== job 1787 ==
==> flow/design.v <==
module a23_multiply (
input                       i_clk,
input                       i_rst,           
input                       i_fetch_stall,
input       [31:0]          i_a_in,          
input       [31:0]          i_b_in,          
input       [1:0]           i_function,
input                       i_execute,
output      [31:0]          o_out,
output      [1:0]           o_flags,         
output reg                  o_done           
);
wire        enable;
wire        accumulate;
wire [33:0] multiplier;
wire [33:0] multiplier_bar;
wire [33:0] sum;
wire [33:0] sum34_b;
reg  [5:0]  count;
reg  [5:0]  count_nxt;
reg  [67:0] product;
reg  [67:0] product_nxt;
reg  [1:0]  flags_nxt;
wire [32:0] sum_acc1;            
assign enable         = i_function[0];
assign accumulate     = i_function[1];
assign multiplier     =  { 2'd0, i_a_in} ;
assign multiplier_bar = ~{ 2'd0, i_a_in} + 34'd1 ;
assign sum34_b        =  product[1:0] == 2'b01 ? multiplier     :
                         product[1:0] == 2'b10 ? multiplier_bar :
                                                 34'd0          ;
    assign sum =  product[67:34] + sum34_b;
    assign sum_acc1 = {1'd0, product[32:1]} + {1'd0, i_a_in};
always @*
    begin
    count_nxt           = count;
    product_nxt         = product;
    flags_nxt   = { product[32], product[32:1] == 32'd0 }; 
    if ( count == 6'd0 )
        product_nxt = {33'd0, 1'd0, i_b_in, 1'd0 } ;
    else if ( count <= 6'd33 )
        product_nxt = { sum[33], sum, product[33:1]} ;
    else if ( count == 6'd34 && accumulate )
        begin
        product_nxt         = { product[64:33], sum_acc1[31:0], 1'd0};  
        end
    if (count == 6'd0)   
        count_nxt   = enable ? 6'd1 : 6'd0;
    else if ((count == 6'd34 && !accumulate) ||   
             (count == 6'd35 &&  accumulate)  )   
        count_nxt   = 6'd0;
    else
        count_nxt   = count + 1'd1;
    end
always @ ( posedge i_clk )
    if ( i_rst )
        begin
        count           <= 6'd0;
        o_done          <= 1'd0;
        end
    else if ( !i_fetch_stall )
        begin
        count           <= i_execute ? count_nxt          : count;           
        product         <= i_execute ? product_nxt        : product;        
        o_done          <= i_execute ? count == 6'd31     : o_done;          
        end
assign o_out   = product[32:1]; 
assign o_flags = flags_nxt;
endmodule
module amber_mul (
input                       i_clk,
input                       i_rst,           
input                       i_start,
input                       i_accumulate,    
input       [31:0]          i_a,             
input       [31:0]          i_b,             
input       [31:0]          i_c,             
output                      o_ready,
output                      o_done,
output      [31:0]          o_result,
output      [1:0]           o_flags          
);
reg         busy;
reg         acc_q;
reg  [31:0] a_q;
reg  [31:0] c_q;
reg         done_d1;
reg         done_d2;
reg         done_d3;
wire        mult_done;
wire        take;
wire [31:0] mult_a;
wire [1:0]  mult_function;
assign take          = i_start && !busy;
assign o_ready       = !busy;
assign mult_a        = done_d2 ? c_q : a_q;
assign mult_function = busy ? { acc_q, 1'd0 } : { i_accumulate, take };
always @ ( posedge i_clk )
    if ( take )
        begin
        acc_q <= i_accumulate;
        a_q   <= i_a;
        c_q   <= i_c;
        end
always @ ( posedge i_clk )
    if ( i_rst )
        begin
        busy    <= 1'd0;
        done_d1 <= 1'd0;
        done_d2 <= 1'd0;
        done_d3 <= 1'd0;
        end
    else
        begin
        busy    <= take ? 1'd1 : ( o_done ? 1'd0 : busy );
        done_d1 <= mult_done;
        done_d2 <= done_d1;
        done_d3 <= done_d2 && acc_q;
        end
assign o_done = busy && ( acc_q ? done_d3 : done_d2 );
a23_multiply u_multiply (
    .i_clk          ( i_clk          ),
    .i_rst          ( i_rst          ),
    .i_fetch_stall  ( 1'd0           ),
    .i_a_in         ( mult_a         ),
    .i_b_in         ( i_b            ),
    .i_function     ( mult_function  ),
    .i_execute      ( 1'd1           ),
    .o_out          ( o_result       ),
    .o_flags        ( o_flags        ),
    .o_done         ( mult_done      )
);
endmodule
make LEC_CHECK=0 CAP_MARGIN=20 CELL_PAD_IN_SITES_GLOBAL_PLACEMENT=3 CORE_ASPECT_RATIO=1.31 CORE_MARGIN=7 CORE_UTILIZATION=40 CTS_CLUSTER_DIAMETER=318 CTS_CLUSTER_SIZE=49 PLACE_DENSITY=0.36 SLEW_MARGIN=20 TNS_END_PERCENT=40 finish   # period 5.0 ns
run.sh (not shown) runs the stock make flow with config.mk's settings and CLKGATE_MAP_FILE=.
Inputs modified between job 1787 and job 7507:
Settings: a change of CORE_ASPECT_RATIO from 1.31 to 0.5; a deleted TNS_END_PERCENT that had been 40; a change of PLACE_DENSITY from 0.36 to 0.35; a change of CORE_UTILIZATION from 40 to 56; a deleted CELL_PAD_IN_SITES_GLOBAL_PLACEMENT that had been 3.
### Flow results
- Job 7507 closes out successfully: all stages finished, all timing, DRC and antenna checks passed.
- In the metrics for job 7507 and job 1787, the one carrying the lower first-iteration DRC count is job 1787.
- Job 7507 against job 1787: number of max-slew violations in the final report barely changed; all-layer global routing usage shows an increase of 6.1 points; number of global-route vias before repair shrank by 2.6%.
Here is what was changed in the inputs of job 2727 compared with job 7507.
Settings: CORE_MARGIN: 7 -> 2; PLACE_DENSITY: 0.35 -> 0.6; TNS_END_PERCENT: unset -> 20; CORE_UTILIZATION: 56 -> 40; CORE_ASPECT_RATIO: 0.5 -> unset; CTS_CLUSTER_DIAMETER: 318 -> 364; CTS_CLUSTER_SIZE: 49 -> 91.
Relative to job 7507, count of buffers not belonging to the clock network in the layout has gone down in job 2727.
met2 track utilization from global routing, job 2727 and job 7507, lower one = job 2727.
[compare] base=job 7507 new=job 2727: combined global-route utilization of all metal layers saw a decrease, fraction of the core area covered by cells at the end of the flow moved down, wire length down 7.6%.
Compared with job 7507, job 2727 shows a register-to-register slack that is 0.07 ns higher.
Internal power (higher): job 7507
Job 2727 drops fewer vias than job 7507.
Job 2727 vs job 7507 on global-route wire length before repair: job 2727 is the lower one.
Going from job 7507 to job 2727, the post-cts gate resize count was found to have gone down by 2.
diff inputs: job 2727 => job 774
Settings: a change of TNS_END_PERCENT from 20 to 15; a change of CORE_MARGIN from 2 to 7; a change of CORE_UTILIZATION from 40 to 56; an added CORE_ASPECT_RATIO of 1.31; a change of CTS_CLUSTER_SIZE from 91 to 49; a change of CTS_CLUSTER_DIAMETER from 364 to 318; a change of PLACE_DENSITY from 0.6 to 0.41.
==> comparison <==
On share of total power in combinational logic: job 774 sits above job 2727. Lower cell count after placement among job 2727 and job 774: job 774. Job 2727 has a lower worst IR drop on VDD than job 774. When the final numbers for job 2727 and job 774 were put side by side, the share of the final layout cell area in sequential cells turned out to be greater in job 774. Die area: job 774 vs job 2727 down about 17%. Diff job 2727..job 774 | number of slew-limit violations in the final report | unchanged.
Relative to job 774, the following input files were edited for job 5258:
Settings: CORE_MARGIN now 2, was 7; CORE_UTILIZATION now 40, was 56; CAP_MARGIN now 40, was 20; CTS_CLUSTER_SIZE no longer set, was 49; GPL_ROUTABILITY_DRIVEN now 0, previously not set; TNS_END_PERCENT no longer set, was 15; PLACE_DENSITY no longer set, was 0.41; CORE_ASPECT_RATIO no longer set, was 1.31; CTS_CLUSTER_DIAMETER no longer set, was 318.
Notes after the runs:
- Detailed route wirelength on metal3 | job 5258 below job 774
- Compared to job 774, job 5258 has number of nets in the layout 8 lower.
- Maximum number of pins on one net before global-route repair: job 5258 higher than job 774
What job 1442 does differently from job 5258 at the input level:
Settings: setting CELL_PAD_IN_SITES_GLOBAL_PLACEMENT to 0 for the first time; changing CAP_MARGIN from 40 to 0; setting CTS_CLUSTER_DIAMETER to 59 for the first time; setting CTS_CLUSTER_SIZE to 23 for the first time; setting CORE_ASPECT_RATIO to 1.09 for the first time; setting MAX_ROUTING_LAYER to met4 for the first time; changing CORE_UTILIZATION from 40 to 53.
Notes after the runs:
Clock network power shrinks by a few percent when moving from job 5258 to job 1442.
Final critical path time including I/O delays and setup ends up higher on job 1442.
As of job 1442, post-detailed-route wirelength per cell had risen by a little under 10% compared to job 5258.
In terms of synthesized chip area reported by yosys, job 1442 and job 5258 differ only marginally.
Job 5258 ended up with or4_4 as its slowest cell on the critical path; job 1442 ended up with ha_1.
No stage failed in job 1442, and the final checks on the layout all came back clean.
Per the comparison of job 1442 with job 5258, largest vdd supply drop rose by 16%; smallest setup slack after layout fell by 0.12 ns.
Job 1442 ends up with a layout filler cell count that is 729 lower than in job 5258.

========
## run A
RTL: the design.v shown in full above, as it stands there.
clock: 2.72 ns
lec_check: 0
cap_margin: 20
core_margin: 2
core_utilization: 50
slew_margin: 20
What the final checks of run A revealed, after a flow that finished every stage, was a layout that fails on setup timing.
diff inputs: run A => run B
# run A
export LEC_CHECK = 0
export CAP_MARGIN = 20
export CORE_MARGIN = 2
export CORE_UTILIZATION = 50
export SLEW_MARGIN = 20
create_clock -name core_clock -period 2.72 [get_ports {i_clk}]
# run B
export LEC_CHECK = 0
export CAP_MARGIN = 20
export CORE_MARGIN = 2
export CORE_UTILIZATION = 71
export PLACE_DENSITY = 0.81
export SLEW_MARGIN = 20
create_clock -name core_clock -period 4.59 [get_ports {i_clk}]
Findings:
[compare] base=run A new=run B: fraction of power consumed by the clock network picked up an extra 4.1 points, sum of met3 wire segment lengths after detailed routing saw an increase, wire length of the first global-routing pass now smaller, total length of routed wires higher. Compared with run A, floorplan die area in run B decreased by more than a quarter. Although run B finished all stages, its layout failed final checks on setup timing.
> inputs changed (run B -> run C)
# run B
export LEC_CHECK = 0
export CAP_MARGIN = 20
export CORE_MARGIN = 2
export CORE_UTILIZATION = 71
export PLACE_DENSITY = 0.81
export SLEW_MARGIN = 20
create_clock -name core_clock -period 4.59 [get_ports {i_clk}]
# run C
export LEC_CHECK = 0
export CAP_MARGIN = 20
export CORE_MARGIN = 2
export CORE_UTILIZATION = 60
export SLEW_MARGIN = 20
create_clock -name core_clock -period 2.72 [get_ports {i_clk}]
==> comparison <==
- Run C: it failed with a tool error in global routing (5_1_grt), so there are no final results.
- Side by side, post-CTS setup-driven buffer insertion count turned out higher in run C than in run B.
- Reported for run C and run B, instance count of the mapped netlist turned out identical to the last digit.
- Diff run C..run B | synthesized-area fraction occupied by adder cells | unchanged
- Going from run B to run C, count of standard-cell rows rose by 4; height of the die has increased; xor and xnor area share after synthesis essentially unchanged; placement-stage worst setup slack lower; total die area now sits higher.
- Run C vs. run B: cell area after synthesis flat, distinct cell type count after synthesis barely changed, cell area after placement up about 18%.
Here is what was changed in the inputs of run D compared with run C.
# run C
export LEC_CHECK = 0
export CAP_MARGIN = 20
export CORE_MARGIN = 2
export CORE_UTILIZATION = 60
export SLEW_MARGIN = 20
create_clock -name core_clock -period 2.72 [get_ports {i_clk}]
# run D
export LEC_CHECK = 0
export CAP_MARGIN = 20
export CORE_MARGIN = 2
export CORE_UTILIZATION = 68
export CTS_CLUSTER_SIZE = 35
export SLEW_MARGIN = 20
create_clock -name core_clock -period 4.3 [get_ports {i_clk}]
==> comparison <==
What the final checks of run D revealed, after a flow that finished every stage, was a layout that fails on setup timing.
Going from run C to run D, standard cell core area now sits lower, post-detailed-placement cell area shows a reduction of 13%, HPWL after detailed placement went down.
On worst setup timing slack at the placement stage: between run C and run D, it ends up lower for run C.
Delta (run D minus run C): vertical die size has decreased; number of standard-cell rows in the floorplan dropped about 6%; chip area shows a reduction of 0.0021 mm²; placer congestion estimate shows an increase of about 1%.

========
## lane 1
Starts from the design.v that is shown in full above.
make LEC_CHECK=0 CAP_MARGIN=20 CORE_MARGIN=2 CORE_UTILIZATION=60 SLEW_MARGIN=20 finish   # period 2.71 ns
Status lane 1: flow complete, layout not clean - negative setup slack
Input changes introduced in lane 2 (baseline for comparison: lane 1):
Settings: PLACE_DENSITY: unset -> 0.6; CORE_UTILIZATION: 60 -> 57; CTS_CLUSTER_SIZE: unset -> 34.
Notes after the runs:
The final report for lane 2 shows a completed flow and a layout that fails verification, specifically negative setup slack.
Looking at master of the slowest instance on the critical path, the sky130_fd_sc_hd__edfxtp_1 result is from lane 1; the sky130_fd_sc_hd__nor4b_4 one comes from lane 2.
Largest incremental delay on the critical path: lane 2 vs lane 1 up 0.17 ns
Multi-input logic portion of the cell area on lane 2 is up relative to lane 1.
When the final numbers for lane 1 and lane 2 were put side by side, the total design power turned out to be smaller in lane 1.
On reported net switching power: lane 2 sits below lane 1.
Lane 2 vs lane 1 — final period utilization rose 7.4 points.
Lane 2: wire length of the first global-routing pass is about 17% lower than what lane 1 reported.
--- input diff lane 2..lane 3 ---
Settings: CTS_CLUSTER_SIZE no longer set, was 34; SETUP_SLACK_MARGIN now 0.8, previously not set; CORE_UTILIZATION now 58, was 57; PLACE_DENSITY now 0.81, was 0.6.
Results
Not one of lane 2 and lane 3 finished clean.
The flow ended early for lane 3: it failed with a tool error in 5_1_grt.
Lane 3 -> lane 2: number of standard-cell rows in the floorplan delta 0, exact match
Compared with lane 2, in lane 3 total setup buffers inserted after CTS rose by about 80%, post-CTS resize count rose by 150, area of the core fell by 180 um^2, initial standard-cell utilization of the core rose by 0.61 points, die size fell by 1.7%.
Diff lane 2..lane 3 | number of CTS-inserted buffers | unchanged

========
== build 49 ==
Starts from the design.v that is shown in full above.
Settings: LEC_CHECK=0, ABC_AREA=1, CAP_MARGIN=20, CELL_PAD_IN_SITES_DETAIL_PLACEMENT=0, CELL_PAD_IN_SITES_GLOBAL_PLACEMENT=1, CORE_MARGIN=6, CORE_UTILIZATION=21, CTS_CLUSTER_SIZE=89, GPL_ROUTABILITY_DRIVEN=0, GPL_TIMING_DRIVEN=1, HOLD_SLACK_MARGIN=0.21, MAX_ROUTING_LAYER=met4, PLACE_DENSITY=0.36, SETUP_SLACK_MARGIN=-0.36, SLEW_MARGIN=30, TNS_END_PERCENT=35; clock period 5.22 ns.
> inputs changed (build 49 -> build 4)
# build 49
export LEC_CHECK = 0
export ABC_AREA = 1
export CAP_MARGIN = 20
export CELL_PAD_IN_SITES_DETAIL_PLACEMENT = 0
export CELL_PAD_IN_SITES_GLOBAL_PLACEMENT = 1
export CORE_MARGIN = 6
export CORE_UTILIZATION = 21
export CTS_CLUSTER_SIZE = 89
export GPL_ROUTABILITY_DRIVEN = 0
export GPL_TIMING_DRIVEN = 1
export HOLD_SLACK_MARGIN = 0.21
export MAX_ROUTING_LAYER = met4
export PLACE_DENSITY = 0.36
export SETUP_SLACK_MARGIN = -0.36
export SLEW_MARGIN = 30
export TNS_END_PERCENT = 35
create_clock -name core_clock -period 5.22 [get_ports {i_clk}]
# build 4
export LEC_CHECK = 0
export ABC_AREA = 1
export CAP_MARGIN = 20
export CORE_MARGIN = 2
export CORE_UTILIZATION = 72
export MAX_ROUTING_LAYER = met4
export PLACE_DENSITY_LB_ADDON = 0.02
export SETUP_SLACK_MARGIN = 0.85
export SLEW_MARGIN = 20
create_clock -name core_clock -period 2.88 [get_ports {i_clk}]
### Flow results
Build 4 never completed, since it errored out during clock tree synthesis (4_1_cts).
From build 49 to build 4, number of cells produced by synthesis did not move at all.
Build 4 gives more starting density of the core than build 49 did.
Reported for build 4 and build 49, post-synthesis instance area turned out identical to the last digit.
Taking build 49 as the reference, in build 4 sequential cell area fraction in the yosys report did not really move; number of input and output port buffers inserted did not really move; total die size went down; HPWL reported at the end of detailed placement went down; height of the die went down.
Build 4 reports a lower horizontal die dimension than build 49 does.
Placeable core region shrinks by more than half when moving from build 49 to build 4.
Diff build 4..build 49 | number of storage elements in the synthesis netlist | unchanged
Input-level comparison between build 31 and build 4:
# build 4
export LEC_CHECK = 0
export ABC_AREA = 1
export CAP_MARGIN = 20
export CORE_MARGIN = 2
export CORE_UTILIZATION = 72
export MAX_ROUTING_LAYER = met4
export PLACE_DENSITY_LB_ADDON = 0.02
export SETUP_SLACK_MARGIN = 0.85
export SLEW_MARGIN = 20
create_clock -name core_clock -period 2.88 [get_ports {i_clk}]
# build 31
export LEC_CHECK = 0
export ABC_AREA = 1
export CAP_MARGIN = 20
export CORE_MARGIN = 2
export CORE_UTILIZATION = 72
export CTS_CLUSTER_DIAMETER = 376
export CTS_CLUSTER_SIZE = 96
export PLACE_DENSITY = 0.38
export SLEW_MARGIN = 20
create_clock -name core_clock -period 3.78 [get_ports {i_clk}]
Notes after the runs:
- In build 31 the implementation completed, yet the final layout does not meet the checks, the culprit being negative setup slack.
- Relative to build 4, the number of placed instances, taps included measured on build 31 has decreased by a little under 10%.
- Build 4 -> build 31: synthesized instance count delta 0, exact match
- Compared with build 4, in build 31 post-synthesis chip area from yosys saw little to no change, area after synthesis now sits at about the same level, distinct cell type count of the synthesized netlist stayed essentially flat.
For build 60, these inputs were changed with respect to build 31:
# build 31
export LEC_CHECK = 0
export ABC_AREA = 1
export CAP_MARGIN = 20
export CORE_MARGIN = 2
export CORE_UTILIZATION = 72
export CTS_CLUSTER_DIAMETER = 376
export CTS_CLUSTER_SIZE = 96
export PLACE_DENSITY = 0.38
export SLEW_MARGIN = 20
create_clock -name core_clock -period 3.78 [get_ports {i_clk}]
# build 60
export LEC_CHECK = 0
export CAP_MARGIN = 20
export CORE_MARGIN = 2
export CORE_UTILIZATION = 72
export CTS_CLUSTER_DIAMETER = 191
export CTS_CLUSTER_SIZE = 35
export PLACE_DENSITY = 0.81
export SLEW_MARGIN = 20
create_clock -name core_clock -period 4.63 [get_ports {i_clk}]
==> comparison <==
- To summarise build 60: no stage aborted, but the layout did not pass its checks, failing on negative setup slack.
- What the final checks of build 31 revealed, after a flow that finished every stage, was a layout that fails on negative setup slack.
- [compare] base=build 31 new=build 60: synthesized cell count lost 480; detailed placement HPWL moved down; final net count saw a decrease.
Power figures rest on the tool's default switching activity, not on a simulated workload.
